**flow/run.sh**
```bash
#!/bin/bash
# the make line also repeats each setting of config.mk as NAME=value (left out here)
make -C /OpenROAD-flow-scripts/flow DESIGN_CONFIG=/design/flow/config.mk WORK_HOME=/design/flow/orfs CLKGATE_MAP_FILE= finish
```
**flow/design.v**
```verilog
module ellipse_generator
#(
parameter  int  BITS_RES            = 12,             
parameter  int  BITS_RAD            = BITS_RES - 1,   
parameter  bit  USE_ALTERA_IP       = 0               
)
(
  input logic                        clk,               
  input logic                        reset,             
  input logic                        enable,            
  input logic                        run,               
  input logic         [1:0]          quadrant,          
  input logic                        ellipse_filled,    
  input logic  signed [BITS_RES-1:0] Xc,                
  input logic  signed [BITS_RES-1:0] Yc,                
  input logic  signed [BITS_RES-1:0] Xr,                
  input logic  signed [BITS_RES-1:0] Yr,                
  input logic                        ena_pause,         
  output logic                       busy,              
  output logic signed [BITS_RES:0]   X_coord,           
  output logic signed [BITS_RES:0]   Y_coord,           
  output logic                       pixel_data_rdy,    
  output logic                       ellipse_complete   
);
logic               draw_line ;
logic        [1:0]  quadrant_latch ;     
logic        [3:0]  sub_function ;     
logic               inv ;     
logic               draw_flat ;     
logic               filled ;     
logic signed   [BITS_RES-1:0]   x ;     
logic signed   [BITS_RES-1:0]   y ;     
logic signed   [BITS_RES-1:0]   xcr ;     
logic signed   [BITS_RES-1:0]   ycr ;     
logic signed   [BITS_RES-1:0]   xrr ;     
logic signed   [BITS_RES-1:0]   yrr ;     
logic signed   [BITS_RAD*3+1:0] p ;     
logic signed   [BITS_RAD*3+1:0] px ;     
logic signed   [BITS_RAD*3+1:0] py ;     
logic unsigned [BITS_RAD*2-1:0] rx2 ;     
logic unsigned [BITS_RAD*2-1:0] ry2 ;     
logic unsigned [BITS_RAD*1-1:0] alu_mult_a ;  
logic unsigned [BITS_RAD*2-1:0] alu_mult_b ;  
logic unsigned [BITS_RAD*3-1:0] alu_mult_y     ;  
logic               pixel_data_rdy_int ;     
logic               busy_int ;     
logic               ena_process ;     
logic               freeze ;     
     always_ff @(posedge clk) if (ena_process) alu_mult_y <= alu_mult_a * alu_mult_b ;
always_comb begin
   pixel_data_rdy = pixel_data_rdy_int && !ena_pause ;  
   busy           = busy_int || run ;                   
   ena_process    = enable && !(ena_pause && pixel_data_rdy_int);
end
always_ff @( posedge clk or posedge reset ) begin
   if ( reset ) begin
      draw_line          <= 1'b0  ;
      pixel_data_rdy_int <= 1'b0  ;
      busy_int           <= 1'b0  ;
      ellipse_complete   <= 1'b0  ;
      quadrant_latch     <= 2'b0  ;
      sub_function       <= 4'd0  ;  
      x                  <= 0 ;
      y                  <= 0 ;
      xcr                <= 0 ;
      ycr                <= 0 ;
      xrr                <= 0 ;
      yrr                <= 0 ;
      p                  <= 0 ;
      rx2                <= 0 ;
      ry2                <= 0 ;
      px                 <= 0 ;
      py                 <= 0 ;
      inv                <= 1'b0 ;       
      draw_flat          <= 1'b0 ;
      filled             <= 1'b0 ;
      freeze             <= 1'b0 ;
      X_coord            <= (BITS_RES)'(0);
      Y_coord            <= (BITS_RES)'(0);
      alu_mult_a         <= (BITS_RAD*1)'(0);
      alu_mult_b         <= (BITS_RAD*2)'(0);
   end
   else if ( ena_process  ) begin 
if (!freeze) begin
  if (inv==0) begin
    case ( quadrant_latch )
      4'd0 : begin
             X_coord    <=  xcr + x;
             Y_coord    <=  ycr + y;
             end
      4'd1 : begin
             X_coord    <=  xcr - x;
             Y_coord    <=  ycr + y;
             end
      4'd2 : begin
             X_coord    <=  xcr + x;
             Y_coord    <=  ycr - y;
             end
      4'd3 : begin
             X_coord    <=  xcr - x;
             Y_coord    <=  ycr - y;
             end
      endcase
  end else begin
  case ( quadrant_latch )
      4'd0 : begin
             Y_coord    <=  xcr + x;
             X_coord    <=  ycr + y;
             end
      4'd1 : begin
             Y_coord    <=  xcr + x;
             X_coord    <=  ycr - y;
             end
      4'd2 : begin
             Y_coord    <=  xcr - x;
             X_coord    <=  ycr + y;
             end
      4'd3 : begin
             Y_coord    <=  xcr - x;
             X_coord    <=  ycr - y;
             end
      endcase
  end
end else begin   
  if (((X_coord==xcr)&& !inv) || ((X_coord==ycr)&& inv) )  freeze     <= 1'b0;            
  if (((X_coord>xcr)&& !inv)  || ((X_coord>ycr)&& inv)  )  X_coord    <= X_coord - 1'b1;  
  if (((X_coord<xcr)&& !inv)  || ((X_coord<ycr)&& inv)  )  X_coord    <= X_coord + 1'b1;  
end
casez ( sub_function )
    4'd0 : begin  
      if ( run ) begin   
         quadrant_latch <= quadrant ;  
         if ( ( Xr == 0 ) && ( Yr == 0 ) ) begin  
            x                  <= 0    ;  
            y                  <= 0    ;  
            pixel_data_rdy_int <= 1'b0  ;  
            ellipse_complete   <= 1'b0  ;  
            sub_function       <= 4'd9  ;  
            draw_line          <= 1'b1  ;  
            busy_int           <= 1'b1  ;  
            xcr       <= Xc ;  
            ycr       <= Yc ;
            xrr       <= 0 ;
            yrr       <= 0 ;
            inv       <= 1'b0 ;
            draw_flat <= 1'b0 ;
            freeze    <= 1'b0 ;
         end
         else begin  
            sub_function       <= sub_function + 1'd1  ;  
            draw_line          <= 1'b1  ;  
            busy_int           <= 1'b1  ;  
            pixel_data_rdy_int <= 1'b0  ;  
            ellipse_complete   <= 1'b0  ;  
            xcr       <= Xc ;  
            ycr       <= Yc ;
            xrr       <= Xr ;
            yrr       <= Yr ;
            inv       <= 1'b0 ;
            draw_flat <= 1'b0 ;
            filled    <= ellipse_filled ;
            freeze    <= 1'b0 ;
         end  
      end  
    end  
    4'd1 : begin  
     alu_mult_a[BITS_RAD*1-1:0]          <= xrr[BITS_RAD-1:0] ;
     alu_mult_b[BITS_RAD*1-1:0]          <= xrr[BITS_RAD-1:0] ;
     alu_mult_b[BITS_RAD*2-1:BITS_RAD*1] <= 0     ;
     x                                   <= 0     ;
     y                                   <= yrr   ;
     draw_flat                           <= 1'b0  ;
     p                                   <= 0     ;
     sub_function                        <= sub_function + 1'd1  ;  
    end
    4'd2 : begin  
     alu_mult_a[BITS_RAD*1-1:0]          <= yrr[BITS_RAD-1:0] ;
     alu_mult_b[BITS_RAD*1-1:0]          <= yrr[BITS_RAD-1:0] ;
     alu_mult_b[BITS_RAD*2-1:BITS_RAD*1] <= 0     ;
     sub_function                        <= sub_function + 1'd1  ;  
    end
    4'd3 : begin  
     rx2[BITS_RAD*2-1:0]                <= alu_mult_y[BITS_RAD*2-1:0] ;  
     alu_mult_a[BITS_RAD*1-1:0]          <= yrr[BITS_RAD-1:0] ;
     alu_mult_b[BITS_RAD*2-1:0]          <= alu_mult_y[BITS_RAD*2-1:0] ;
     ry2                                 <= (BITS_RAD*2)'((alu_mult_y[BITS_RAD*2-1:0] + 2) >> 2) ;  
     px                                  <= 0     ;                                  
     sub_function                        <= sub_function + 1'd1  ;                   
    end
    4'd4 : begin  
     px                                 <= px + ry2 ;  
     ry2[BITS_RAD*2-1:0]                <= alu_mult_y[BITS_RAD*2-1:0] ;  
     sub_function                       <= sub_function + 1'd1  ;  
    end
    4'd5 : begin  
     px                                 <= px + ry2 - alu_mult_y[BITS_RAD*3-1:0] ;  
     py                                 <= (alu_mult_y[((BITS_RAD)*3-1):0]) << 1 ;  
     sub_function                       <= sub_function + 1'd1  ;  
    end
    4'd6 : begin  
     p                                  <= px  ;  
     px                                 <= 0;
              if (xrr<2) sub_function   <= sub_function + 2'd2  ;  
              else       sub_function   <= sub_function + 1'd1  ;  
    end
    4'd7 : begin  
  if (!freeze) begin
       if (px <= py) begin   
                     pixel_data_rdy_int <= 1'b1  ;  
		             x                  <= x + 1'd1 ;
		             px                 <= px + (ry2<<1);
                     if (inv && filled) freeze <= 1'b1;    
		             if (p <= 0) begin
	                             p  <= p + ry2 + (px + (ry2<<1)) ;
		                         end else begin
		                         if (!inv && filled)  freeze <= 1'b1;      
                                 y  <= y - 1'd1;
                                 py <= py - (rx2<<1);
                                 p  <= p + ry2 + (px + (ry2<<1)) - (py - (rx2<<1)) ;
                                 end
       end else begin  
          pixel_data_rdy_int <= 1'b0  ;                 
          sub_function       <= sub_function + 1'd1  ;  
       end
   end  
    end  
    4'd8 : begin  
if (!freeze) begin
if (((y<2) || draw_flat) && x <= xrr ) begin  
    draw_flat          <= 1'b1 ;       
    y                  <= 0        ;   
              if (draw_flat) begin               
              pixel_data_rdy_int <= 1'b1  ;      
              x                  <= x + 1'd1 ;   
              end
    end else begin
          if (inv) begin
                   pixel_data_rdy_int <= 1'b0  ;  
                   sub_function       <= 4'd0  ;  
                   inv                <= 1'b0  ;  
                   draw_line          <= 1'b0  ;  
                   ellipse_complete   <= 1'b1  ;
                   busy_int           <= 1'b0  ;  
          end else begin
                   pixel_data_rdy_int <= 1'b0  ;  
                   sub_function       <= 4'd1  ;  
                   inv                <= 1'b1  ;  
                   xcr                <= ycr   ;  
                   ycr                <= xcr   ;
                   xrr                <= yrr   ;  
                   yrr                <= xrr   ;
          end
     end  
    end  
    end  
    4'd9 : begin  
            pixel_data_rdy_int <= 1'b1                 ;  
            sub_function       <= sub_function + 1'd1  ;  
    end
    default : begin                 
    sub_function       <= 4'd0  ;   
    draw_line          <= 1'b0  ;   
    pixel_data_rdy_int <= 1'b0  ;  
    sub_function       <= 4'd0  ;  
    ellipse_complete   <= 1'b1  ;
    busy_int           <= 1'b0  ;  
    end
  endcase  
      if (!draw_line && !run ) begin
         pixel_data_rdy_int <= 1'b0 ;  
         ellipse_complete   <= 1'b0 ;  
         busy_int           <= 1'b0 ;  
      end
   end  
end
endmodule
```
**flow/config.mk**
```make
export PLATFORM = sky130hd
export DESIGN_NAME = ellipse_generator
export DESIGN_NICKNAME = ellipse_generator
export VERILOG_FILES = /design/flow/design.v
export SDC_FILE = /design/flow/constraint.sdc
export NUM_CORES = 4
export LEC_CHECK = 0
export ABC_AREA = 1
export CAP_MARGIN = 20
export CORE_MARGIN = 2
export CORE_UTILIZATION = 72
export CTS_CLUSTER_DIAMETER = 318
export CTS_CLUSTER_SIZE = 14
export PLACE_DENSITY_LB_ADDON = 0.02
export SETUP_SLACK_MARGIN = 0.71
export SLEW_MARGIN = 20
```
**flow/constraint.sdc**
```tcl
create_clock -name core_clock -period 5.96 [get_ports {clk}]
set_input_delay 1.1920 -clock core_clock [delete_from_list [all_inputs] [get_ports {clk}]]
set_output_delay 1.1920 -clock core_clock [all_outputs]
set_load 0.01 [all_outputs]
```
==> results_slide.txt, run 1 <==
Implementation Results

Run status
  • Status: stopped before the end
  • Stopping stage: global routing (5_1_grt)
  • Error msg: [ERROR GRT-0232] Routing congestion too high. Check the congestion heatmap in the GUI.

Logic synthesis
  • Top area contributor share: 0.178
  • Synth area leader: dfrtp_1
  • Avg Cell Area, Syn: 6.74 um2
  • Cell Type Count: 68
  • Adder-Cell Fraction of Synth Area: 0.221
  • Most numerous cell in the Yosys netlist: nand2_1
  • Syn Inst Count: 6111
  • Mapped Area: ~41000 um2
  • Top logic family: simple AND/OR/NAND/NOR gates
  • Asr flop ratio synth: 0.899
  • Top cells, area: dfrtp_1 18%, nand2_1 15%, ha_1 12%, fa_1 10%, inv_1 8.3%
  • AND/OR/NAND/NOR Cells, Area Fraction: 0.280
  • Synth warnings: 1
  • Number of enable flip-flop cells: 33
  • Most common reg cell: dfrtp_1
  • Synth Seq Share: 0.202
  • Yosys reg bits: between 300 and 400
  • Mapped Nets: 6766
  • Complex Gates by Area: 0.154
  • Multiplexer share: 0.000274
  • Synth top cells by count: 1699 x nand2_1, 908 x inv_1, 437 x o21ai_0
  • Yosys stat cell total: 6111
  • Xor+xnor area frac: 0.0381
  • Yosys Chip Area: about 41000 um2

Global route
  • GR Util All Layers: 0.812
  • Grt ovf: between 600 and 700

Clock tree
  • Total CTS buffers: 27
  • Htree depth: 1
  • CTS hold repair buffers: 0
  • Max clock buf depth: 3
  • Clock root cell: clkbuf_16
  • Clk sinks: 326

Die
  • Row count: 87
  • Core area: between 50000 and 60000 um2
  • Starting Density: 0.729
  • Die area: approximately 59000 um2
  • IO Pins: 85
  • Height of the die: 243 um
  • Width of the die: roughly 240 um

Placed design
  • IO Port Bufs: ~84
  • # placed instances: 6967
  • GP Congestion: 1.13
  • Hpwl dp: ~120000 um
layer usage:
metal,global-route usage,overflow
met2,0.968,343
met3,0.659,40
met5,0.420,4
met1,0.814,30
met4,0.810,261
what timing repair did:
item                       4_1_cts
buffers inserted                69
resized                        382
setup endpoints to repair       45
pin swaps                      115
cloned                           2
metrics by stage:
stage / setup WS [ns] / instance area [um2]
4_1_cts: 0.637 / 46800
3_3_place_gp: -0.0525 / 43700
3_5_place_dp: 0.0000511 / 43700
2_1_floorplan: 0.776 / 41200
==> run 2, diff against run 1 <==
Settings changed: CTS_CLUSTER_DIAMETER 318 to not set, CTS_CLUSTER_SIZE 14 to not set, HOLD_SLACK_MARGIN set to 0.27, SETUP_SLACK_MARGIN 0.71 to 1.42.
Clock period 5.96 ns to 4.87 ns, I/O delays scaled along.
==> run 2 against run 1 <==
The flow again stops in global routing (5_1_grt). Area after synthesis unchanged. Die area unchanged. Synthesized cell count unchanged.
==> results_slide.txt, run 2 <==
Implementation Results

Logic synthesis
  • Cell Type Count: between 60 and 70
  • Synth top cells by count: 1699 x nand2_1, 908 x inv_1, 437 x o21ai_0
  • Most numerous cell in the Yosys netlist: nand2_1
  • Number of enable flip-flop cells: 33
  • Syn Inst Count: 6111
  • Asr flop ratio synth: 0.899
  • Yosys stat cell total: 6111
  • Synth Seq Share: 0.202
  • Mapped Nets: about 6800
  • Most common reg cell: dfrtp_1
  • AND/OR/NAND/NOR Cells, Area Fraction: 0.280
  • Top area contributor share: 0.178
  • Top cells, area: dfrtp_1 18%, nand2_1 15%, ha_1 12%, fa_1 10%, inv_1 8.3%
  • Mapped Area: just over 40000 um2
  • Complex Gates by Area: 0.154
  • Synth area leader: dfrtp_1
  • Yosys reg bits: 326
  • Synth warnings: 1
  • Multiplexer share: 0.000274
  • Top logic family: simple AND/OR/NAND/NOR gates
  • Yosys Chip Area: a little over 40000 um2
  • Adder-Cell Fraction of Synth Area: 0.221
  • Avg Cell Area, Syn: 6.74 um2
  • Xor+xnor area frac: 0.0381

Global route
  • GR Util All Layers: 1.01
  • Grt ovf: 4155

Placed design
  • # placed instances: 7331
  • GP Congestion: 1.16
  • Hpwl dp: ~130000 um
  • IO Port Bufs: 84

Clock tree
  • Clk sinks: 326
  • CTS hold repair buffers: 0
  • Total CTS buffers: 39
  • Max clock buf depth: 3
  • Clock root cell: clkbuf_16
  • Htree depth: 2

Die
  • Width of the die: 243 um
  • Row count: 87
  • Height of the die: 243 um
  • Core area: about 56000 um2
  • IO Pins: 85
  • Die area: 59100 um2
  • Starting Density: 0.729

Run status
  • Error msg: [ERROR GRT-0116] Global routing finished with congestion. Check the congestion regions in the DRC Viewer.
  • Status: stopped before the end
  • Stopping stage: global routing (5_1_grt)
==> run 2: per-layer routing <==
layer,overflow,track usage
met1,95,0.918
met2,2914,1.23
met3,78,0.838
met4,1056,1.13
met5,12,0.626
==> run 2: metrics by stage <==
stage,setup WS (ns),instance area (um2),hold slack (ns)
after floorplan,-0.0631,42200,0.434
after global placement,-0.779,47500,0.464
after detailed placement,-0.969,47500,0.479
after CTS,-0.473,54500,0.492
==> run 2: what timing repair did <==
action,4_1_cts
pin swaps,366
endpoints found under the setup margin,132
resized,910
buffers inserted,200
cloned,4
==> run 3, diff against run 2 <==
Settings changed: ABC_AREA 1 to not set, HOLD_SLACK_MARGIN 0.27 to not set, PLACE_DENSITY_LB_ADDON 0.02 to 0.01, SETUP_SLACK_MARGIN 1.42 to not set.
Clock period 4.87 ns to 6.83 ns, I/O delays scaled along.
==> run 3 against run 2 <==
The layout now fails its checks (setup timing). Die area is 10% lower. Area after synthesis is 10% lower. Synthesized cell count is 27% lower.
==> results_slide.txt, run 3 <==
Physical Implementation Snapshot

Run status
  • Status: failed layout checks
  • Layout check faults: setup timing

Drt
  • DRC: 0
  • Metal3 WL: a little over 10000 um
  • ANT nets after route: 0
  • Vias per cell: 6.40
  • Top Layer Used: met4
  • Avg WL per Cell: 20.5 um
  • Total routed wirelength: 108000 um
  • 1st-iter DRT viols: 3150
  • Routed via count: 33700
  • # diodes: 0
  • DRT Pass-1 Iters: 6
  • Routed wl met2: 50400 um
  • M1 WL: about 42000 um

Cells and area
  • Util after Layout: 0.811
  • Layout area overhead: 10.8%
  • Filler cells: 3475
  • Cell Count, Final, Fillers Out: 5266
  • Layout Nets: between 5000 and 6000

Die
  • Height of the die: 230 um
  • IO Pins: 85
  • Width of the die: 230 um
  • Row count: 82
  • Core area: 50400 um2
  • Die area: 53100 um2
  • Starting Density: 0.733

Setup path
  • Critical Path Source: ry2[0]
  • WP data arrival: 7.33 ns
  • Setup crit end kind: register
  • Worst reg2reg endpoint: p[34]
  • Reg2Reg Depth: 32
  • Reg2reg start: ry2[0]
  • Reg2reg setup slack: -0.01 ns
  • WS Path Type: reg2reg
  • Crit-path slowest cell: fa_1
  • Worst path required time: about 7.3 ns
  • Top Family by Delay on Critical Path: AND-OR/OR-AND gates
  • CP Max Fanout: 3
  • Largest stage delay, worst path: slightly below 0.5 ns
  • Capture point of the critical path: p[34]
  • CP Buf/Inv Count: 2
  • Crit path depth: 32
  • Most frequent CP cell: o21ai_2
  • Worst setup SP type: register

Placed design
  • IO Port Bufs: 84
  • # placed instances: around 5200
  • Hpwl dp: about 83000 um
  • GP Congestion: between 0.9 and 1

Logic synthesis
  • Top cells, area: dfrtp_1 20%, ha_1 13%, fa_1 11%, nand2_1 6.1%, o21ai_0 4.5%
  • Xor+xnor area frac: 0.0640
  • Yosys Chip Area: roughly 37000 um2
  • Asr flop ratio synth: 0.899
  • Synth warnings: 1
  • Most numerous cell in the Yosys netlist: nand2_1
  • Mapped Area: roughly 37000 um2
  • AND/OR/NAND/NOR Cells, Area Fraction: 0.171
  • Syn Inst Count: 4462
  • Yosys stat cell total: 4462
  • Complex Gates by Area: 0.214
  • Avg Cell Area, Syn: 8.27 um2
  • Synth area leader: dfrtp_1
  • Mapped Nets: 5117
  • Adder-Cell Fraction of Synth Area: 0.246
  • Cell Type Count: 109
  • Yosys reg bits: 326
  • Synth Seq Share: 0.226
  • Top area contributor share: 0.199
  • Top logic family: adder cells
  • Most common reg cell: dfrtp_1
  • Number of enable flip-flop cells: 33
  • Synth top cells by count: 603 x nand2_1, 413 x inv_1, 388 x ha_1
  • Multiplexer share: 0.0151

Timing
  • Tmin final: ~7 ns
  • Achievable Freq: 146 MHz
  • Slew headroom: 0.294
  • Hold slack: 0.485 ns
  • Slew at the pin closest to its max-slew limit: 1.06 ns
  • Final Slew Violations: 0
  • Cycle use final: 1.00
  • Endpoints failing hold: 0
  • Setup TNS: -0.0122 ns
  • Final WS setup: -0.0116 ns
  • Setup violations, final: 2
  • RSZ-0062 raised after global routing: true
  • Skew final: 0.0403 ns

Global route
  • Initial antenna violation count: 1
  • Grt ovf: 0
  • GR Util All Layers: 0.407
  • First-pass GRT wire length: 172000 um
  • Number of global-route vias before repair: 33200
  • Pin count of the biggest net entering global routing: 141

Min path
  • Hold Path Class: reg2reg
  • Hold depth: 2
  • Min-Delay Startpoint: Y_coord[6]
  • Hold worst-path end: Y_coord[6]

Clock tree
  • Register clock-pin slew on the reported worst setup and hold paths: 0.06 ns
  • Clk latency of the worst-skew pair: 0.61 ns
  • Clock root cell: clkbuf_16
  • Htree depth: 2
  • Max clock buf depth: 3
  • CTS tree: built
  • Total CTS buffers: 40
  • Clk sinks: 326

Run
  • MaxCap Viol Count: 0
  • Tool warnings: 58
[run 3: through the flow]
stage | setup WS (ns) | cell area (um2)
detailed placement | -0.308 | 39100
global placement | -0.253 | 39100
finish | -0.0116 | 40900
global route | -0.287 | 40900
CTS | -0.0322 | 40500
floorplan | 0.230 | 36900
[run 3: area by class of cell]
class | count | area, um2 | area share
inverter | 415 | 1560 | 0.0382
multi-input combinational | 3510 | 26600 | 0.650
clock buffer | 53 | 1100 | 0.0270
sequential | 326 | 8330 | 0.204
tap | 672 | 841 | 0.0206
timing repair buffer | 271 | 2280 | 0.0559
clock inverter | 19 | 173 | 0.00422
[run 3: repair_timing]
action	CTS	global route
hold buffers	0	0
endpoints found under the hold margin	0	0
endpoints found under the setup margin	6	13
buffers inserted	5	7
resized	27	50
pin swaps	26	43
[run 3: per-layer routing]
metal	global-route usage	up-vias
met5	0	-
met4	0.185	0
met3	0.0725	334
met2	0.670	1629
met1	0.527	16100
li1	-	15700
==> run 4, diff against run 3 <==
Settings changed: ABC_AREA set to 1, CTS_CLUSTER_DIAMETER set to 318, CTS_CLUSTER_SIZE set to 14, PLACE_DENSITY_LB_ADDON 0.01 to 0.02, SETUP_SLACK_MARGIN set to -0.08.
Clock period 6.83 ns to 4.95 ns, I/O delays scaled along.
==> run 4 against run 3 <==
The flow now stops in global routing (5_1_grt). Synthesized cell count grew 37%. Die area increased by 11%. Area after synthesis is 12% higher.
==> results_slide.txt, run 4 <==
Implementation Results

Logic synthesis
  • Cell Type Count: roughly 68
  • AND/OR/NAND/NOR Cells, Area Fraction: 0.280
  • Synth Seq Share: 0.202
  • Synth warnings: 1
  • Yosys reg bits: 326
  • Most common reg cell: dfrtp_1
  • Complex Gates by Area: 0.154
  • Xor+xnor area frac: 0.0381
  • Asr flop ratio synth: 0.899
  • Top area contributor share: 0.178
  • Mapped Area: 41200 um2
  • Avg Cell Area, Syn: approximately 6.7 um2
  • Yosys stat cell total: 6111
  • Multiplexer share: 0.000274
  • Synth top cells by count: 1699 x nand2_1, 908 x inv_1, 437 x o21ai_0
  • Adder-Cell Fraction of Synth Area: 0.221
  • Most numerous cell in the Yosys netlist: nand2_1
  • Top logic family: simple AND/OR/NAND/NOR gates
  • Top cells, area: dfrtp_1 18%, nand2_1 15%, ha_1 12%, fa_1 10%, inv_1 8.3%
  • Number of enable flip-flop cells: 33
  • Mapped Nets: 6766
  • Yosys Chip Area: 41200 um2
  • Synth area leader: dfrtp_1
  • Syn Inst Count: 6111

Run status
  • Error msg: [ERROR GRT-0116] Global routing finished with congestion. Check the congestion regions in the DRC Viewer.
  • Status: stopped before the end
  • Stopping stage: global routing (5_1_grt)

Global route
  • GR Util All Layers: 0.769
  • Grt ovf: 138

Clock tree
  • Clock root cell: clkbuf_16
  • Clk sinks: 326
  • Htree depth: 1
  • Max clock buf depth: 3
  • Total CTS buffers: 27

Placed design
  • Hpwl dp: 124000 um
  • GP Congestion: 1.16
  • IO Port Bufs: 84
  • Area post-placement: 46500 um2
  • # placed instances: 7323

Die
  • Starting Density: 0.729
  • Height of the die: 243 um
  • Die area: approximately 59000 um2
  • IO Pins: between 80 and 90
  • Row count: 87
  • Width of the die: 243 um
  • Core area: 56500 um2
[run 4: repair_timing]
| item | 4_1_cts |
|---|---|
| setup endpoints to repair | 47 |
| hold buffers | 0 |
| gates resized | 573 |
| pin swaps | 262 |
| cloned | 2 |
| setup buffers | 75 |
[run 4: through the flow]
stage                     worst slack, ns  hold WS (ns)
after CTS                          -0.375         0.484
after detailed placement           -0.825         0.467
after global placement             -0.572         0.465
after floorplan                   -0.0791         0.434
[run 4: per-layer routing]
metal	GRT usage	GRT overflow
met2	0.922	57
met1	0.762	2
met4	0.735	70
met3	0.651	7
met5	0.388	2
==> run 5, diff against run 4 <==
Settings changed: ABC_AREA 1 to not set, CORE_MARGIN 2 to 4, CORE_UTILIZATION 72 to 40, CTS_CLUSTER_DIAMETER 318 to 161, CTS_CLUSTER_SIZE 14 to not set, GPL_TIMING_DRIVEN set to 0, MAX_ROUTING_LAYER set to met5, PLACE_DENSITY_LB_ADDON 0.02 to not set, SETUP_SLACK_MARGIN -0.08 to not set.
Clock period 4.95 ns to 7.5 ns, I/O delays scaled along.
==> run 5 against run 4 <==
Synthesized cell count fell by 27%. Area after synthesis fell by 10%. Die area rose by 64%. Now clean on timing, DRC and antenna.
==> results_slide.txt, run 5 <==
Physical Implementation Snapshot

Logic synthesis
  • Top cells, area: dfrtp_1 20%, ha_1 13%, fa_1 11%, nand2_1 6.1%, o21ai_0 4.5%
  • Number of enable flip-flop cells: 33
  • Syn Inst Count: ~4500
  • Complex Gates by Area: 0.214
  • Yosys reg bits: 326
  • Most numerous cell in the Yosys netlist: nand2_1
  • AND/OR/NAND/NOR Cells, Area Fraction: 0.171
  • Top logic family: adder cells
  • Yosys stat cell total: 4462
  • Synth Seq Share: 0.226
  • Cell Type Count: ~110
  • Xor+xnor area frac: 0.0640
  • Synth top cells by count: 603 x nand2_1, 413 x inv_1, 388 x ha_1
  • Synth warnings: 1
  • Synth area leader: dfrtp_1
  • Avg Cell Area, Syn: 8.27 um2
  • Yosys Chip Area: 36900 um2
  • Adder-Cell Fraction of Synth Area: 0.246
  • Mapped Area: between 30000 and 40000 um2
  • Multiplexer share: 0.0151
  • Asr flop ratio synth: 0.899
  • Mapped Nets: 5117
  • Top area contributor share: 0.199
  • Most common reg cell: dfrtp_1

Die
  • Core area: 91700 um2
  • Die area: 97200 um2
  • IO Pins: about 85
  • Starting Density: 0.403
  • Width of the die: 312 um
  • Height of the die: 312 um
  • Row count: 111

Global route
  • Pin count of the biggest net entering global routing: 43
  • Grt ovf: 0
  • Initial antenna violation count: 2
  • GR Util All Layers: 0.251
  • First-pass GRT wire length: 192000 um
  • Number of global-route vias before repair: 32300

Placed design
  • IO Port Bufs: 84
  • Hpwl dp: between 100000 and 150000 um
  • GP Congestion: 0.930
  • Area post-placement: slightly below 40000 um2
  • Pre-CTS setup slack: -0.701 ns

Drt
  • 1st-iter DRT viols: 2668
  • Vias per cell: 5.71
  • Avg WL per Cell: 21.5 um
  • ANT nets after route: 0
  • DRC: 0
  • Total routed wirelength: 125000 um
  • DRT Pass-1 Iters: 6
  • Routed via count: 33300

Cells and area
  • Layout area overhead: 11.7%
  • Final instance area: 41200 um2
  • Util after Layout: 0.450
  • Comb. cell area: 26500 um2
  • Filler cells: ~9000
  • FF/Latch Area: 8330 um2
  • Layout Nets: 5275

Timing
  • Slew at the pin closest to its max-slew limit: 1.24 ns
  • Cycle use final: 0.969
  • Skew final: 0.0337 ns
  • Setup TNS: 0 ns
  • Slew headroom: 0.165
  • Tmin final: 7.27 ns
  • Final Slew Violations: 0
  • Setup violations, final: 0
  • Endpoints failing hold: 0
  • Achievable Freq: 138 MHz
  • Final WS setup: 0.234 ns

Clock tree
  • CTS tree: built
  • Total CTS buffers: slightly above 40
  • Clock root cell: clkbuf_16
  • Clk latency of the worst-skew pair: 0.59 ns
  • Clk sinks: ~330
  • Register clock-pin slew on the reported worst setup and hold paths: 0.06 ns
  • Htree depth: 2
  • Max clock buf depth: 3

Setup path
  • Crit path depth: 23
  • Worst-path cell chain: clkbuf_1 -> nand2_1 -> fa_1 -> inv_1 -> fa_1 -> fa_1 -> inv_1 -> fa_1 -> inv_1 -> fa_1 -> ha_1 -> a21o_1 -> a21oi_1 -> o21a_1 -> o31ai_1 -> o22ai_1 -> o21ai_1 -> a211oi_1 -> nor3_1 -> o21ai_0 -> o21ai_0 -> a21oi_1 -> xnor2_1
  • Largest stage delay, worst path: between 0.5 and 0.6 ns
  • Capture point of the critical path: alu_mult_y[32]
  • Crit-path slowest cell: fa_1
  • Reg2reg start: alu_mult_a[9]
  • Reg2reg setup slack: approximately 0.23 ns
  • Setup crit end kind: register
  • Top Family by Delay on Critical Path: adder cells
  • Reg2Reg Depth: 23
  • Critical Path Source: alu_mult_a[9]
  • CP Max Fanout: 10
  • Worst setup SP type: register
  • Worst reg2reg endpoint: alu_mult_y[32]
  • WP data arrival: 7.56 ns
  • WS Path Type: reg2reg
  • Most frequent CP cell: fa_1
  • Worst path required time: just under 8 ns
  • CP Buf/Inv Count: 4

Min path
  • Hold depth: 2
  • Hold Path Class: reg2reg
  • Min-Delay Startpoint: Y_coord[5]
  • Hold worst-path end: Y_coord[5]

Run status
  • Status: complete, no violations

Run
  • Tool warnings: 54
  • MaxCap Viol Count: 0
run 5: metrics by stage:
| step | hold WS, ns | instances |
|---|---|---|
| 3_5_place_dp | 0.478 | 5744 |
| 2_1_floorplan | 0.448 | 4462 |
| 6_report | 0.488 | 5837 |
| 3_3_place_gp | 0.467 | 5732 |
| 5_1_grt | 0.506 | 5836 |
| 4_1_cts | 0.493 | 5821 |
run 5: layout make-up:
cell class | instances | area share
tap | 1186 | 0.0360
sequential | 326 | 0.202
antenna | 1 | 0.0000607
timing repair buffer | 115 | 0.0297
inverter | 415 | 0.0379
clock buffer | 58 | 0.0272
clock inverter | 15 | 0.00379
buffer | 211 | 0.0204
multi-input combinational | 3510 | 0.643
run 5: what timing repair did:
action	4_1_cts	5_1_grt
endpoints found under the hold margin	0	0
hold buffers	0	0
pin swaps	5	27
setup endpoints to repair	5	8
setup buffers	4	15
gates resized	20	49
run 5: metal layers:
layer,vias up,track usage,routed length (um)
li1,15800,-,-
met1,16300,0.365,57600
met2,1073,0.396,55600
met3,166,0.0317,8740
met4,0,0.0663,3470
met5,-,0,0
==> run 6, diff against run 5 <==
Settings changed: CORE_UTILIZATION 40 to 23, CTS_CLUSTER_DIAMETER 161 to 306, GPL_ROUTABILITY_DRIVEN set to 0, GPL_TIMING_DRIVEN 0 to 1, HOLD_SLACK_MARGIN set to -0.03, MAX_ROUTING_LAYER met5 to met4.
==> run 6 against run 5 <==
Largest cell class unchanged. Register-to-register slack better by 0.12 ns. Still clean. Synthesized cell count unchanged. Area after synthesis unchanged. First-iteration DRC count down 7.2%. Final cell count up 12%.
==> results_slide.txt, run 6 <==
Physical Implementation Snapshot

Logic synthesis
  • Synth top cells by count: 603 x nand2_1, 413 x inv_1, 388 x ha_1
  • Cell Type Count: 109
  • Top area contributor share: 0.199
  • Number of enable flip-flop cells: 33
  • Top cells, area: dfrtp_1 20%, ha_1 13%, fa_1 11%, nand2_1 6.1%, o21ai_0 4.5%
  • Top logic family: adder cells
  • Mapped Nets: 5117
  • Adder-Cell Fraction of Synth Area: 0.246
  • Syn Inst Count: 4462
  • Most common reg cell: dfrtp_1
  • Yosys reg bits: 326
  • Most numerous cell in the Yosys netlist: nand2_1
  • Mapped Area: ~37000 um2
  • Multiplexer share: 0.0151
  • Yosys Chip Area: 36900 um2
  • Yosys stat cell total: 4462
  • Synth warnings: 1
  • Xor+xnor area frac: 0.0640
  • Avg Cell Area, Syn: between 8 and 9 um2
  • AND/OR/NAND/NOR Cells, Area Fraction: 0.171
  • Synth Seq Share: 0.226
  • Asr flop ratio synth: 0.899
  • Complex Gates by Area: 0.214
  • Synth area leader: dfrtp_1

Setup path
  • WS Path Type: reg2reg
  • Largest stage delay, worst path: 0.43 ns
  • Worst reg2reg endpoint: p[34]
  • Reg2reg setup slack: approximately 0.36 ns
  • Setup crit end kind: register
  • Crit-path slowest cell: or4_1
  • Crit path depth: 32
  • CP Max Fanout: 5
  • Reg2reg start: px[1]
  • Worst setup SP type: register
  • Worst path required time: 7.97 ns
  • CP Buf/Inv Count: 2
  • WP data arrival: 7.62 ns
  • Critical Path Source: px[1]
  • Top Family by Delay on Critical Path: AND-OR/OR-AND gates
  • Capture point of the critical path: p[34]
  • Reg2Reg Depth: 32

Run status
  • Status: complete, no violations

Die
  • Width of the die: 409 um
  • Core area: 159000 um2
  • Starting Density: 0.232
  • Die area: 167000 um2
  • IO Pins: 85
  • Row count: 146
  • Height of the die: 409 um

Global route
  • GR Util All Layers: 0.138
  • Grt ovf: 0
  • Pin count of the biggest net entering global routing: 125
  • Initial antenna violation count: 0
  • First-pass GRT wire length: 181000 um
  • Number of global-route vias before repair: 31500

Timing
  • Final Slew Violations: 0
  • Slew headroom: 0.269
  • Skew final: 0.0328 ns
  • RSZ-0062 raised after global routing: true
  • Tmin final: 7.14 ns
  • Achievable Freq: 140 MHz
  • Setup violations, final: 0
  • Hold slack: ~0.5 ns
  • Cycle use final: 0.952
  • Endpoints failing hold: 0
  • Slew at the pin closest to its max-slew limit: 1.09 ns

Clock tree
  • Htree depth: 2
  • Clock root cell: clkbuf_16
  • Clk latency of the worst-skew pair: 0.60 ns
  • CTS hold repair buffers: 0
  • Total CTS buffers: 38
  • Register clock-pin slew on the reported worst setup and hold paths: 0.06 ns
  • Setup bufs post-CTS: 0
  • Max clock buf depth: 3
  • CTS tree: built
  • Clk sinks: 326

Drt
  • # diodes: 0
  • Avg WL per Cell: between 15 and 20 um
  • Total routed wirelength: between 100000 and 150000 um
  • DRT Pass-1 Iters: 8
  • ANT nets after route: 0
  • 1st-iter DRT viols: 2475
  • DRC: 0
  • Vias per cell: 4.92
  • Routed via count: 32100

Min path
  • Min-Delay Startpoint: Y_coord[3]
  • Hold worst-path end: Y_coord[3]
  • Hold depth: 2
  • Hold Path Class: reg2reg

Run
  • Tool warnings: 57
  • MaxCap Viol Count: 0

Cells and area
  • Util after Layout: 0.260
  • Cell Count, Final, Fillers Out: around 6500
  • Filler cells: 17000
  • FF/Latch Area: 8320 um2
  • Comb. cell area: 26300 um2
  • Final instance area: just over 40000 um2
  • Layout Nets: 5085
  • Layout area overhead: 11.9%

Placed design
  • IO Port Bufs: around 84
  • Area post-placement: 40000 um2
  • # placed instances: 6462
  • Hpwl dp: 89300 um
-- run 6: cell type report --
type / instances / share of cell area
Clock inverter: 19 / 0.00370
Timing Repair Buffer: 139 / 0.0313
Inverter: 415 / 0.0378
Multi-Input combinational cell: 3510 / 0.637
Clock buffer: 50 / 0.0256
Tap cell: 2072 / 0.0628
Sequential cell: 326 / 0.202
-- run 6: metal layers --
layer | up-vias | global-route usage | part of all wire | routed length, um
li1 | 15400 | - | - | -
met1 | 15600 | 0.186 | 0.45 | 51800
met2 | 948 | 0.222 | 0.46 | 52800
met3 | 126 | 0.0159 | 0.060 | 6860
met4 | 0 | 0.0309 | 0.022 | 2450
met5 | - | - | 0 | 0
-- run 6: per-stage QoR --
stage	worst slack, ns	TNS [ns]
finish	0.358	0
global placement	0.206	0
CTS	0.166	0
detailed placement	0.206	0
floorplan	0.900	0
global route	-0.0336	-0.0402
-- run 6: timing repair --
| action | 4_1_cts | 5_1_grt |
|---|---|---|
| gates resized | 0 | 18 |
| endpoints found under the hold margin | 0 | 0 |
| endpoints found under the setup margin | 0 | 6 |
==> run 7, diff against run 6 <==
Settings changed: CORE_MARGIN 4 to 2, CORE_UTILIZATION 23 to 72, CTS_CLUSTER_DIAMETER 306 to not set, GPL_ROUTABILITY_DRIVEN 0 to not set, GPL_TIMING_DRIVEN 1 to not set, HOLD_SLACK_MARGIN -0.03 to not set, MAX_ROUTING_LAYER met4 to not set, PLACE_DENSITY set to 0.65, SETUP_SLACK_MARGIN set to 1.46.
Clock period 7.5 ns to 8.18 ns, I/O delays scaled along.
==> run 7 against run 6 <==
Non-clock buffer count up 10. Area after synthesis unchanged. Sequential share of layout area up 0.53 points. Synthesized cell count unchanged. Worst setup slack better by 0.91 ns. Global-route usage up 27 points. Clock-buffer cell count up 3. Sequential cell count unchanged. Fmax up 3.4%. Worst hold slack worse by 0.0046 ns. First-iteration DRC count up 22%. Highest routed layer unchanged. Die area down 68%.
==> results_slide.txt, run 7 <==
Physical Implementation Snapshot

Logic synthesis
  • Mapped Nets: 5117
  • Synth Seq Share: 0.226
  • Most common reg cell: dfrtp_1
  • Xor+xnor area frac: 0.0640
  • Synth top cells by count: 603 x nand2_1, 413 x inv_1, 388 x ha_1
  • Yosys reg bits: approximately 330
  • Top cells, area: dfrtp_1 20%, ha_1 13%, fa_1 11%, nand2_1 6.1%, o21ai_0 4.5%
  • Number of enable flip-flop cells: 33
  • Mapped Area: 36900 um2
  • Syn Inst Count: 4462
  • Yosys Chip Area: 36900 um2
  • AND/OR/NAND/NOR Cells, Area Fraction: 0.171
  • Yosys stat cell total: 4462
  • Adder-Cell Fraction of Synth Area: 0.246
  • Synth warnings: 1
  • Top logic family: adder cells
  • Complex Gates by Area: 0.214
  • Top area contributor share: 0.199
  • Cell Type Count: 109
  • Avg Cell Area, Syn: 8.27 um2
  • Synth area leader: dfrtp_1
  • Most numerous cell in the Yosys netlist: nand2_1
  • Multiplexer share: 0.0151
  • Asr flop ratio synth: 0.899

Timing
  • Tmin final: slightly below 7 ns
  • Hold slack: 0.481 ns
  • Cycle use final: 0.845
  • Slew at the pin closest to its max-slew limit: ~1.1 ns
  • Setup violations, final: 0
  • RSZ-0062 raised after global routing: true
  • Setup TNS: 0 ns
  • Final Slew Violations: 0
  • Skew final: 0.0241 ns
  • Endpoints failing hold: 0
  • Achievable Freq: 145 MHz
  • Slew headroom: 0.246

Die
  • Height of the die: 230 um
  • Core area: 50400 um2
  • Row count: 82
  • IO Pins: 85
  • Width of the die: 230 um
  • Starting Density: 0.733
  • Die area: 53100 um2

Drt
  • ANT nets after route: 0
  • Avg WL per Cell: 21.0 um
  • Total routed wirelength: 108000 um
  • DRT Pass-1 Iters: 5
  • Vias per cell: approximately 6.5
  • 1st-iter DRT viols: around 3000
  • Routed via count: approximately 34000
  • DRC: 0
  • # diodes: 0

Setup path
  • Top Family by Delay on Critical Path: AND-OR/OR-AND gates
  • WS Path Type: reg2reg
  • Worst reg2reg endpoint: p[34]
  • Worst setup SP type: register
  • Worst path required time: 8.67 ns
  • Capture point of the critical path: p[34]
  • Reg2reg start: ry2[0]
  • Setup crit end kind: register
  • Critical Path Source: ry2[0]
  • Reg2reg setup slack: 1.27 ns
  • Largest stage delay, worst path: roughly 0.43 ns
  • CP Buf/Inv Count: 4
  • Reg2Reg Depth: 34
  • CP Max Fanout: 3
  • Crit-path slowest cell: dfrtp_1
  • Crit path depth: 34
  • Most frequent CP cell: a21oi_2
  • WP data arrival: 7.40 ns

Placed design
  • # placed instances: 5033
  • GP Congestion: 0.963
  • IO Port Bufs: 84
  • Hpwl dp: 81200 um

Global route
  • Initial antenna violation count: 1
  • GR Util All Layers: 0.404
  • Number of global-route vias before repair: 32600
  • Grt ovf: 0
  • First-pass GRT wire length: roughly 170000 um
  • Pin count of the biggest net entering global routing: 148

Clock tree
  • Max clock buf depth: 3
  • Total CTS buffers: 41
  • Htree depth: 2
  • Clk latency of the worst-skew pair: 0.60 ns
  • CTS tree: built
  • Clk sinks: 326
  • Register clock-pin slew on the reported worst setup and hold paths: 0.06 ns
  • Clock root cell: clkbuf_16

Cells and area
  • Layout area overhead: 9.41%
  • FF/Latch Area: 8350 um2
  • Comb. cell area: ~27000 um2
  • Layout Nets: 5098
  • Cell Count, Final, Fillers Out: 5145
  • Filler cells: roughly 3500

Run
  • Tool warnings: 62
  • MaxCap Viol Count: 0

Run status
  • Status: complete, no violations

Min path
  • Hold Path Class: reg2reg
  • Hold worst-path end: rx2[0]
  • Min-Delay Startpoint: rx2[0]
  • Hold depth: 2
[run 7: through the flow]
stage | cell area, um2 | util | worst slack [ns]
2_1_floorplan | 36900 | - | 1.58
3_3_place_gp | 38000 | 0.755 | 0.663
3_5_place_dp | 38000 | 0.755 | 0.480
4_1_cts | 39900 | 0.792 | 1.35
5_1_grt | 40400 | 0.802 | 1.07
6_report | 40400 | 0.802 | 1.27
[run 7: cell type report]
| cell class | count | area share |
|---|---|---|
| inverter | 415 | 0.0387 |
| tap | 672 | 0.0208 |
| sequential | 326 | 0.207 |
| clock inverter | 20 | 0.00722 |
| timing repair buffer | 149 | 0.0340 |
| multi-input combinational | 3510 | 0.664 |
| clock buffer | 53 | 0.0280 |
[run 7: per-layer routing]
layer	up-vias	GRT usage	wire length, um
li1	15400	-	-
met1	16100	0.536	42900
met2	1725	0.649	49700
met3	325	0.0812	10700
met4	0	0.172	4970
met5	-	0	0
[run 7: repair_timing]
action,in CTS,in global routing
hold buffers,0,0
gates resized,61,77
endpoints found under the setup margin,19,21
buffers inserted,23,15
pin swaps,32,51
==> run 8, diff against run 7 <==
Settings changed: PLACE_DENSITY 0.65 to not set, PLACE_DENSITY_LB_ADDON set to 0.01, SETUP_SLACK_MARGIN 1.46 to 1.39.
Clock period 8.18 ns to 7.48 ns, I/O delays scaled along.
==> run 8 against run 7 <==
Global-route usage grew 0.74 points. Final cell count grew 1.1%. Wire length grew 4.1%. Clock skew grew 0.0037 ns. Non-clock buffer count grew 57. Worst hold slack lost 0.0021 ns. Critical path type unchanged. Highest routed layer is now met5.
==> results_slide.txt, run 8 <==
Physical Implementation Snapshot

Run status
  • Status: complete, no violations

Logic synthesis
  • Mapped Nets: between 5000 and 6000
  • Synth Seq Share: 0.226
  • Most common reg cell: dfrtp_1
  • Synth top cells by count: 603 x nand2_1, 413 x inv_1, 388 x ha_1
  • Synth area leader: dfrtp_1
  • Top area contributor share: 0.199
  • Number of enable flip-flop cells: 33
  • AND/OR/NAND/NOR Cells, Area Fraction: 0.171
  • Top logic family: adder cells
  • Adder-Cell Fraction of Synth Area: 0.246
  • Mapped Area: 36900 um2
  • Most numerous cell in the Yosys netlist: nand2_1
  • Complex Gates by Area: 0.214
  • Cell Type Count: about 110
  • Yosys stat cell total: 4462
  • Multiplexer share: 0.0151
  • Synth warnings: 1
  • Asr flop ratio synth: 0.899
  • Syn Inst Count: between 4000 and 5000
  • Yosys Chip Area: around 37000 um2
  • Top cells, area: dfrtp_1 20%, ha_1 13%, fa_1 11%, nand2_1 6.1%, o21ai_0 4.5%
  • Yosys reg bits: around 330
  • Xor+xnor area frac: 0.0640
  • Avg Cell Area, Syn: 8.27 um2

Setup path
  • Largest stage delay, worst path: 0.60 ns
  • Reg2reg start: ry2[0]
  • Worst path required time: 7.94 ns
  • Top Family by Delay on Critical Path: AND-OR/OR-AND gates
  • Setup crit end kind: register
  • Reg2Reg Depth: 35
  • Worst setup SP type: register
  • WP data arrival: 7.48 ns
  • CP Max Fanout: 5
  • Critical Path Source: ry2[0]
  • Worst reg2reg endpoint: p[34]
  • Reg2reg setup slack: roughly 0.46 ns
  • CP Buf/Inv Count: 3
  • Capture point of the critical path: p[34]
  • Crit-path slowest cell: fa_2
  • Crit path depth: 35
  • WS Path Type: reg2reg

Drt
  • Routed via count: 34000
  • # diodes: 0
  • 1st-iter DRT viols: 3375
  • Avg WL per Cell: 21.7 um
  • Total routed wirelength: around 110000 um
  • ANT nets after route: 0
  • DRC: 0
  • DRT Pass-1 Iters: 9
  • Vias per cell: 6.53

Timing
  • Final Slew Violations: 0
  • Slew at the pin closest to its max-slew limit: 1.04 ns
  • Hold slack: about 0.48 ns
  • Setup violations, final: 0
  • Endpoints failing hold: 0
  • Slew headroom: 0.307
  • Cycle use final: 0.938
  • RSZ-0062 raised after global routing: true
  • Tmin final: approximately 7.0 ns
  • Setup TNS: 0 ns
  • Skew final: 0.0278 ns
  • Final WS setup: 0.461 ns
  • Achievable Freq: 142 MHz

Global route
  • Most Used Layer, Global Route: met2
  • GRT met3 Usage: 0.0876
  • Grt ovf: 0
  • M2 GR Usage: 0.661
  • Initial antenna violation count: 1
  • Pin count of the biggest net entering global routing: roughly 170
  • GR Util All Layers: 0.412
  • GR Util met1: 0.545
  • First-pass GRT wire length: 173000 um
  • Number of global-route vias before repair: between 30000 and 40000

Die
  • Row count: a little over 80
  • Starting Density: 0.733
  • Height of the die: approximately 230 um
  • Die area: 53100 um2
  • Width of the die: around 230 um
  • Core area: 50400 um2
  • IO Pins: 85

Cells and area
  • Layout Nets: roughly 5200
  • Layout area overhead: 11.6%
  • Util after Layout: 0.818
  • Final instance area: 41200 um2
  • Cell Count, Final, Fillers Out: ~5200
  • Filler cells: ~3300

Min path
  • Min-Delay Startpoint: Y_coord[0]
  • Hold Path Class: reg2reg
  • Hold worst-path end: Y_coord[0]
  • Hold depth: 2

Clock tree
  • Clk sinks: 326
  • Htree depth: 2
  • CTS tree: built
  • Clk latency of the worst-skew pair: 0.61 ns
  • Total CTS buffers: 40
  • Clock root cell: clkbuf_16
  • Max clock buf depth: 3
  • Register clock-pin slew on the reported worst setup and hold paths: about 0.06 ns

Placed design
  • # placed instances: 5036
  • Hpwl dp: around 83000 um
  • Pre-CTS setup slack: 0.378 ns
  • Area post-placement: between 30000 and 40000 um2
  • GP Congestion: ~0.95
  • IO Port Bufs: between 80 and 90

Run
  • MaxCap Viol Count: 0
  • Tool warnings: between 50 and 60
-- run 8: metal layers --
| layer | vias to the layer above | wire, um | share of wire |
|---|---|---|---|
| met3 | 373 | 11800 | 0.10 |
| met1 | 16200 | 44200 | 0.39 |
| li1 | 15600 | - | - |
| met5 | - | 13 | 0.00012 |
| met4 | 2 | 5310 | 0.047 |
| met2 | 1876 | 51400 | 0.46 |
-- run 8: final cells by class --
cell class                      count  area (um2)  area share
Clock inverter                     17         184     0.00446
Multi-Input combinational cell   3510       27200       0.661
Inverter                          415        1560      0.0379
Tap cell                          672         841      0.0204
Timing Repair Buffer              206        1870      0.0454
Sequential cell                   326        8360       0.203
Clock buffer                       56        1130      0.0275
-- run 8: timing repair --
action,CTS,global route
pin swaps,62,121
hold buffers,0,0
gates resized,72,132
setup buffers,30,61
setup endpoints to repair,26,32
==> run 9, diff against run 8 <==
Settings changed: ABC_AREA set to 1, CAP_MARGIN 20 to 5, CORE_ASPECT_RATIO set to 0.5, CTS_CLUSTER_DIAMETER set to 288, CTS_CLUSTER_SIZE set to 98, PLACE_DENSITY set to 0.39, PLACE_DENSITY_LB_ADDON 0.01 to not set, SETUP_SLACK_MARGIN 1.39 to 1.58.
Clock period 7.48 ns to 5.41 ns, I/O delays scaled along.
==> run 9 against run 8 <==
The run now fails in global routing (5_1_grt). Die area grew 12%. Area after synthesis rose by 12%. Synthesized cell count increased by 37%.
==> results_slide.txt, run 9 <==
Implementation Results

Logic synthesis
  • Synth warnings: 1
  • Synth top cells by count: 1699 x nand2_1, 908 x inv_1, 437 x o21ai_0
  • Asr flop ratio synth: 0.899
  • Complex Gates by Area: 0.154
  • Mapped Area: approximately 41000 um2
  • Most numerous cell in the Yosys netlist: nand2_1
  • AND/OR/NAND/NOR Cells, Area Fraction: 0.280
  • Xor+xnor area frac: 0.0381
  • Yosys reg bits: 326
  • Number of enable flip-flop cells: 33
  • Multiplexer share: 0.000274
  • Cell Type Count: 68
  • Syn Inst Count: 6111
  • Top logic family: simple AND/OR/NAND/NOR gates
  • Synth Seq Share: 0.202
  • Adder-Cell Fraction of Synth Area: 0.221
  • Synth area leader: dfrtp_1
  • Top cells, area: dfrtp_1 18%, nand2_1 15%, ha_1 12%, fa_1 10%, inv_1 8.3%
  • Mapped Nets: 6766
  • Yosys stat cell total: 6111
  • Avg Cell Area, Syn: 6.74 um2
  • Yosys Chip Area: 41200 um2
  • Most common reg cell: dfrtp_1
  • Top area contributor share: 0.178

Die
  • Starting Density: 0.735
  • Row count: 61
  • IO Pins: 85
  • Height of the die: 173 um
  • Core area: 56000 um2
  • Width of the die: ~340 um
  • Die area: 59200 um2

Clock tree
  • Clock root cell: clkbuf_16
  • Htree depth: 1
  • Total CTS buffers: 7
  • CTS hold repair buffers: 0
  • Max clock buf depth: 3
  • Clk sinks: around 330

Placed design
  • IO Port Bufs: 84
  • GP Congestion: 1.23
  • Hpwl dp: 126000 um
  • # placed instances: 7208
  • Pre-CTS setup slack: -0.410 ns

Run status
  • Stopping stage: global routing (5_1_grt)
  • Error msg: [ERROR GRT-0232] Routing congestion too high. Check the congestion heatmap in the GUI.
  • Status: stopped before the end

Global route
  • GR Util All Layers: 0.881
  • Grt ovf: 905
-- run 9: routing by layer --
metal | overflow | track usage
met2 | 437 | 0.984
met4 | 222 | 0.791
met1 | 108 | 0.890
met5 | 13 | 0.649
met3 | 125 | 0.817
-- run 9: per-stage QoR --
stage	cell area, um2
4_1_cts	48300
2_1_floorplan	42300
3_3_place_gp	46600
3_5_place_dp	46600
-- run 9: repair_timing --
item	in CTS
gates resized	228
pin swaps	79
cloned	0
buffers inserted	43
endpoints found under the setup margin	86
==> run 10, diff against run 9 <==
Settings changed: ABC_AREA 1 to not set, CAP_MARGIN 5 to 20, CORE_ASPECT_RATIO 0.5 to not set, CTS_CLUSTER_DIAMETER 288 to 101, CTS_CLUSTER_SIZE 98 to not set, PLACE_DENSITY 0.39 to 0.65, SETUP_SLACK_MARGIN 1.58 to -0.55.
Clock period 5.41 ns to 5.93 ns, I/O delays scaled along.
==> run 10 against run 9 <==
Now fails the layout checks on setup timing. Area after synthesis shrank 10%. Die area shrank 10%. Synthesized cell count shrank 27%.
==> results_slide.txt, run 10 <==
Physical Implementation Snapshot

Cells and area
  • Cell Count, Final, Fillers Out: 5485
  • Filler cells: 3008
  • Util after Layout: 0.850
  • Layout area overhead: 16.1%
  • Final instance area: approximately 43000 um2
  • Layout Nets: 5435

Die
  • Height of the die: about 230 um
  • Starting Density: 0.733
  • Core area: between 50000 and 60000 um2
  • Width of the die: 230 um
  • Row count: 82
  • IO Pins: roughly 85
  • Die area: 53100 um2

Min path
  • Hold Path Class: reg2reg
  • Hold worst-path end: Y_coord[0]
  • Hold depth: 2
  • Min-Delay Startpoint: Y_coord[0]

Setup path
  • WP data arrival: around 7.3 ns
  • Reg2reg start: ry2[0]
  • Worst path required time: 6.43 ns
  • Setup crit end kind: register
  • CP Buf/Inv Count: 2
  • CP Max Fanout: 4
  • Largest stage delay, worst path: 0.54 ns
  • Crit-path slowest cell: or4_1
  • Critical Path Source: ry2[0]
  • Crit path depth: 27
  • Worst reg2reg endpoint: p[33]
  • Reg2Reg Depth: 27
  • WS Path Type: reg2reg
  • Capture point of the critical path: p[33]
  • Top Family by Delay on Critical Path: AND-OR/OR-AND gates
  • Reg2reg setup slack: -0.84 ns
  • Worst setup SP type: register

Logic synthesis
  • Top cells, area: dfrtp_1 20%, ha_1 13%, fa_1 11%, nand2_1 6.1%, o21ai_0 4.5%
  • Yosys Chip Area: 36900 um2
  • Mapped Area: 36900 um2
  • Syn Inst Count: 4462
  • Adder-Cell Fraction of Synth Area: 0.246
  • Synth Seq Share: 0.226
  • Top logic family: adder cells
  • Mapped Nets: 5117
  • Avg Cell Area, Syn: 8.27 um2
  • Most numerous cell in the Yosys netlist: nand2_1
  • Most common reg cell: dfrtp_1
  • Multiplexer share: 0.0151
  • Complex Gates by Area: 0.214
  • Top area contributor share: 0.199
  • Synth warnings: 1
  • Synth top cells by count: 603 x nand2_1, 413 x inv_1, 388 x ha_1
  • Yosys stat cell total: 4462
  • Cell Type Count: 109
  • Xor+xnor area frac: 0.0640
  • Synth area leader: dfrtp_1
  • Asr flop ratio synth: 0.899
  • Yosys reg bits: between 300 and 400
  • Number of enable flip-flop cells: 33
  • AND/OR/NAND/NOR Cells, Area Fraction: 0.171

Placed design
  • GP Congestion: 0.951
  • Area post-placement: 40800 um2
  • IO Port Bufs: 84
  • # placed instances: 5395
  • Hpwl dp: 86200 um

Global route
  • Initial antenna violation count: 3
  • Grt ovf: 0
  • Pin count of the biggest net entering global routing: 129
  • First-pass GRT wire length: roughly 180000 um
  • GR Util All Layers: 0.421
  • Number of global-route vias before repair: 34300

Drt
  • DRT Pass-1 Iters: 7
  • Total routed wirelength: 113000 um
  • 1st-iter DRT viols: 3211
  • Avg WL per Cell: 20.6 um
  • ANT nets after route: 0
  • DRC: 0
  • Routed via count: around 35000
  • Vias per cell: 6.36

Timing
  • RSZ-0062 raised after global routing: true
  • Slew at the pin closest to its max-slew limit: 1.06 ns
  • Slew headroom: 0.289
  • Setup TNS: -9.27 ns
  • Final WS setup: -0.836 ns
  • Tmin final: between 6 and 7 ns
  • Achievable Freq: 148 MHz
  • Skew final: 0.0290 ns
  • Setup violations, final: 25
  • Endpoints failing hold: 0
  • Final Slew Violations: 0
  • Cycle use final: 1.14

Run status
  • Status: failed layout checks
  • Layout check faults: setup timing

Clock tree
  • CTS tree: built
  • Register clock-pin slew on the reported worst setup and hold paths: 0.06 ns
  • Total CTS buffers: 40
  • CTS hold repair buffers: 0
  • Clk latency of the worst-skew pair: 0.61 ns
  • Htree depth: 2
  • Clock root cell: clkbuf_16
  • Clk sinks: 326
  • Max clock buf depth: 3

Run
  • Tool warnings: 61
  • MaxCap Viol Count: 0
[run 10: per-layer routing]
| layer | up-vias | track usage | part of all wire |
|---|---|---|---|
| met2 | 1754 | 0.689 | 0.47 |
| met4 | 4 | 0.206 | 0.050 |
| li1 | 16100 | - | - |
| met3 | 371 | 0.0835 | 0.095 |
| met1 | 16700 | 0.535 | 0.39 |
| met5 | - | 0 | 0.00024 |
[run 10: area by class of cell]
cell class,instances,area [um2],share of cell area
Inverter,415,1560,0.0365
Clock inverter,19,251,0.00587
Multi-Input combinational cell,3510,26800,0.625
Sequential cell,326,8320,0.194
Antenna cell,1,2.50,0.0000584
Clock buffer,55,1160,0.0271
Timing Repair Buffer,487,3910,0.0912
Tap cell,672,841,0.0196
[run 10: timing repair]
| item | in CTS | in global routing |
|---|---|---|
| endpoints found under the setup margin | 15 | 20 |
| hold endpoints to repair | 0 | 0 |
| buffers inserted | 6 | 12 |
| resized | 40 | 70 |
| pin swaps | 35 | 56 |
[run 10: metrics by stage]
step	worst slack (ns)	hold slack, ns
final	-0.836	0.481
after global routing	-1.09	0.512
after detailed placement	-1.13	0.473
after CTS	-0.869	0.486
after global placement	-0.952	0.463
after floorplan	-0.549	0.448
==> run 11, diff against run 10 <==
Settings changed: CORE_UTILIZATION 72 to 9, CTS_CLUSTER_DIAMETER 101 to not set, PLACE_DENSITY 0.65 to not set, SETUP_SLACK_MARGIN -0.55 to not set.
Clock period 5.93 ns to 10.0 ns, I/O delays scaled along.
==> run 11 against run 10 <==
First-iteration DRC count down 29%. The run now finishes clean. Final cell count rose by 80%. Via count shrank 8.4%. Non-clock buffer count decreased by 370.
==> results_slide.txt, run 11 <==
Physical Implementation Snapshot

Placed design
  • Pre-CTS setup slack: ~2.3 ns
  • Hpwl dp: ~94000 um
  • GP Congestion: about 0.87
  • IO Port Bufs: 84
  • Area post-placement: 44000 um2

Setup path
  • Setup crit end kind: register
  • WS Path Type: reg2reg
  • Capture point of the critical path: p[34]
  • Largest stage delay, worst path: around 0.48 ns
  • WP data arrival: 8.39 ns
  • Top Family by Delay on Critical Path: AND-OR/OR-AND gates
  • Critical Path Source: px[1]
  • Worst reg2reg endpoint: p[34]
  • CP Buf/Inv Count: 1
  • Reg2reg start: px[1]
  • Reg2Reg Depth: 33
  • Worst path required time: 10.50 ns
  • Crit-path slowest cell: dfrtp_1
  • Worst setup SP type: register
  • CP Max Fanout: 6
  • Crit path depth: 33
  • Reg2reg setup slack: 2.11 ns
  • Most frequent CP cell: a21oi_1

Run
  • MaxCap Viol Count: 0
  • Tool warnings: approximately 57

Timing
  • Setup TNS: 0 ns
  • Endpoints failing hold: 0
  • Final WS setup: 2.11 ns
  • Cycle use final: 0.789
  • Slew headroom: 0.285
  • Final Slew Violations: 0
  • Setup violations, final: 0
  • Achievable Freq: 127 MHz
  • Hold slack: 0.479 ns
  • Tmin final: 7.89 ns
  • RSZ-0062 raised after global routing: false
  • Skew final: 0.0391 ns
  • Slew at the pin closest to its max-slew limit: 1.07 ns

Die
  • Core area: 409000 um2
  • Height of the die: around 640 um
  • Starting Density: 0.0902
  • Die area: approximately 420000 um2
  • IO Pins: between 80 and 90
  • Width of the die: 644 um
  • Row count: 235

Clock tree
  • Setup bufs post-CTS: 0
  • Cts repair resizes: 0
  • Clk sinks: roughly 330
  • Clock root cell: clkbuf_16
  • CTS hold repair buffers: 0
  • Htree depth: 2
  • CTS tree: built
  • Clk latency of the worst-skew pair: 0.59 ns
  • Total CTS buffers: about 40
  • Max clock buf depth: 3
  • Register clock-pin slew on the reported worst setup and hold paths: 0.06 ns

Drt
  • Avg WL per Cell: 11.9 um
  • 1st-iter DRT viols: around 2300
  • Vias per cell: 3.23
  • DRC: 0
  • Routed via count: 32000
  • Total routed wirelength: 118000 um
  • DRT Pass-1 Iters: 6
  • ANT nets after route: 0

Cells and area
  • Filler cells: 46900
  • Comb. cell area: between 20000 and 30000 um2
  • Final instance area: 45500 um2
  • Layout Nets: 5065
  • Layout area overhead: 23.3%
  • FF/Latch Area: around 8300 um2

Logic synthesis
  • Multiplexer share: 0.0151
  • Top cells, area: dfrtp_1 20%, ha_1 13%, fa_1 11%, nand2_1 6.1%, o21ai_0 4.5%
  • Synth Seq Share: 0.226
  • Synth top cells by count: 603 x nand2_1, 413 x inv_1, 388 x ha_1
  • Yosys stat cell total: approximately 4500
  • Top logic family: adder cells
  • Synth warnings: 1
  • Most numerous cell in the Yosys netlist: nand2_1
  • Complex Gates by Area: 0.214
  • Xor+xnor area frac: 0.0640
  • Top area contributor share: 0.199
  • Avg Cell Area, Syn: 8.27 um2
  • AND/OR/NAND/NOR Cells, Area Fraction: 0.171
  • Yosys Chip Area: 36900 um2
  • Mapped Area: 36900 um2
  • Yosys reg bits: approximately 330
  • Adder-Cell Fraction of Synth Area: 0.246
  • Most common reg cell: dfrtp_1
  • Synth area leader: dfrtp_1
  • Number of enable flip-flop cells: 33
  • Cell Type Count: 109
  • Syn Inst Count: 4462
  • Asr flop ratio synth: 0.899
  • Mapped Nets: 5117

Min path
  • Hold worst-path end: Y_coord[4]
  • Min-Delay Startpoint: Y_coord[4]
  • Hold depth: 2
  • Hold Path Class: reg2reg

Global route
  • First-pass GRT wire length: 182000 um
  • Initial antenna violation count: 6
  • Pin count of the biggest net entering global routing: 120
  • Grt ovf: 0
  • GR Util All Layers: 0.0547
  • Number of global-route vias before repair: 30700

Run status
  • Status: complete, no violations
-- run 11: metrics by stage --
| step | util | cells |
|---|---|---|
| CTS | 0.111 | 9890 |
| finish | 0.111 | 9892 |
| floorplan | - | 4462 |
| global placement | 0.108 | 9818 |
| detailed placement | 0.108 | 9818 |
| global route | 0.111 | 9891 |
-- run 11: area by class of cell --
cell class / count / area share
clock buffer: 46 / 0.0239
timing repair buffer: 117 / 0.0247
multi-input combinational: 3510 / 0.577
inverter: 415 / 0.0343
clock inverter: 26 / 0.00770
sequential: 326 / 0.183
antenna: 1 / 0.0000550
tap: 5451 / 0.150
-- run 11: per-layer routing --
metal,part of all wire,vias up,GRT usage,wire length (um)
met5,0.00035,-,0,41
met4,0.022,6,0.0132,2570
met3,0.052,132,0.00517,6190
met2,0.46,926,0.0908,54300
met1,0.46,15500,0.0756,54700
li1,-,15300,-,-
